==> inputs of quartz <==
// top_module_d11
module top_module_d11(
    i_clk,
    i_reset,
    i_start,
    i_load,
    i_enc_dec,
    i_pt1,
    i_pt2,
    i_key1,
    i_key2,
    i_r,
    o_ct1,
    o_ct2,
    o_done
);
==> flow/config.mk <==
export PLATFORM = sky130hd
export DESIGN_NAME = top_module_d11
export DESIGN_NICKNAME = top_module_d11
export VERILOG_FILES = /design/flow/design.v
export SDC_FILE = /design/flow/constraint.sdc
export NUM_CORES = 4
export LEC_CHECK = 0
export ABC_AREA = 0
export CAP_MARGIN = 0
export CELL_PAD_IN_SITES_GLOBAL_PLACEMENT = 0
export CORE_ASPECT_RATIO = 0.71
export CORE_MARGIN = 2
export CORE_UTILIZATION = 68
export CTS_CLUSTER_DIAMETER = 364
export HOLD_SLACK_MARGIN = 0.01
export SETUP_SLACK_MARGIN = -0.22
export SLEW_MARGIN = 25
export TNS_END_PERCENT = 5
==> flow/constraint.sdc <==
create_clock -name core_clock -period 4.24 [get_ports {i_clk}]
set_input_delay 0.8480 -clock core_clock [delete_from_list [all_inputs] [get_ports {i_clk}]]
set_output_delay 0.8480 -clock core_clock [all_outputs]
set_load 0.01 [all_outputs]
run.sh (not shown) runs the stock make flow with config.mk's settings and CLKGATE_MAP_FILE=.
==> ember: changes against quartz <==
ABC_AREA = unset   (was 0)
CAP_MARGIN = 20   (was 0)
CELL_PAD_IN_SITES_GLOBAL_PLACEMENT = unset   (was 0)
CORE_ASPECT_RATIO = unset   (was 0.71)
CORE_UTILIZATION = 40   (was 68)
CTS_CLUSTER_DIAMETER = unset   (was 364)
HOLD_SLACK_MARGIN = unset   (was 0.01)
SETUP_SLACK_MARGIN = 0.1   (was -0.22)
SLEW_MARGIN = 20   (was 25)
TNS_END_PERCENT = unset   (was 5)
==> flow/constraint.sdc (replaced) <==
create_clock -name core_clock -period 5.57 [get_ports {i_clk}]
set_input_delay 1.1140 -clock core_clock [delete_from_list [all_inputs] [get_ports {i_clk}]]
set_output_delay 1.1140 -clock core_clock [all_outputs]
set_load 0.01 [all_outputs]
==> zinc: changes against quartz <==
ABC_AREA = unset   (was 0)
CAP_MARGIN = 20   (was 0)
CELL_PAD_IN_SITES_GLOBAL_PLACEMENT = unset   (was 0)
CORE_ASPECT_RATIO = unset   (was 0.71)
CORE_UTILIZATION = 71   (was 68)
CTS_CLUSTER_DIAMETER = unset   (was 364)
HOLD_SLACK_MARGIN = unset   (was 0.01)
PLACE_DENSITY = 0.65   (was unset)
SETUP_SLACK_MARGIN = unset   (was -0.22)
SLEW_MARGIN = 20   (was 25)
TNS_END_PERCENT = unset   (was 5)
==> flow/constraint.sdc (replaced) <==
create_clock -name core_clock -period 4.32 [get_ports {i_clk}]
set_input_delay 0.8640 -clock core_clock [delete_from_list [all_inputs] [get_ports {i_clk}]]
set_output_delay 0.8640 -clock core_clock [all_outputs]
set_load 0.01 [all_outputs]
==> sierra: changes against quartz <==
CORE_ASPECT_RATIO = 1.15   (was 0.71)
CORE_UTILIZATION = 72   (was 68)
CTS_CLUSTER_DIAMETER = 57   (was 364)
CTS_CLUSTER_SIZE = 57   (was unset)
PLACE_DENSITY_LB_ADDON = 0.0   (was unset)
SETUP_SLACK_MARGIN = 0.7   (was -0.22)
SLEW_MARGIN = 15   (was 25)
TNS_END_PERCENT = 40   (was 5)
==> flow/constraint.sdc (replaced) <==
create_clock -name core_clock -period 2.4 [get_ports {i_clk}]
set_input_delay 0.4800 -clock core_clock [delete_from_list [all_inputs] [get_ports {i_clk}]]
set_output_delay 0.4800 -clock core_clock [all_outputs]
set_load 0.01 [all_outputs]
==> summary of the runs <==
- Against ember, the wire length of quartz is lower by 0.29%.
- Between ember and quartz, the lower via count is in ember (gap about 12%, measured against quartz).
- sierra stopped in clock tree synthesis (4_1_cts). quartz completed, yet does not pass: setup timing. ember completed with no timing, DRC or antenna violations. zinc ended with an error in global routing (5_1_grt) (GRT-0232).
- In synthesized cell count, ember and quartz do not differ.
- Of ember and quartz, quartz has the higher non-clock buffer count (gap 188).
- First-iteration DRC count: quartz is larger than ember (73%).
- Die area: quartz is lower than ember (41%).
==> figures <==
Detailed-routing wirelength on met1: quartz 80.1 mm; sierra -; zinc -; ember 103 mm
Overall die height: quartz 249 um; sierra 307 um; zinc 289 um; ember 384 um
Core area: quartz 83500 um^2; sierra 79400 um^2; zinc 80400 um^2; ember 143000 um^2
Gate Area: quartz 34700 um^2; sierra -; zinc -; ember 34000 um^2
CTS root buf: quartz clkbuf_16; sierra -; zinc clkbuf_16; ember clkbuf_16
Worst path max stage delay: quartz 0.61 ns; sierra -; zinc -; ember 0.64 ns
Result of the run: quartz failed layout checks; sierra stopped before the end; zinc stopped before the end; ember complete, no violations
Last stage reached: quartz -; sierra clock tree synthesis (4_1_cts); zinc global routing (5_1_grt); ember -
Layout check failures: quartz setup timing; sierra -; zinc -; ember -
Post-CTS setup-driven buffer insertion count: quartz 3; sierra -; zinc 68; ember 0
Crit-path slowest cell: quartz clkdlybuf4s50_1; sierra -; zinc -; ember xnor2_1
Smallest hold slack: quartz 0.515 ns; sierra -; zinc -; ember 0.541 ns
Detailed placement HPWL: quartz 178 mm; sierra 205 mm; zinc 173 mm; ember 199 mm
Crit start category: quartz flip-flop; sierra -; zinc -; ember flip-flop
Clock buffer depth: quartz 3; sierra -; zinc 3; ember 3
Setup TNS after final layout: quartz -23.08 ns; sierra -; zinc -; ember 0 ns
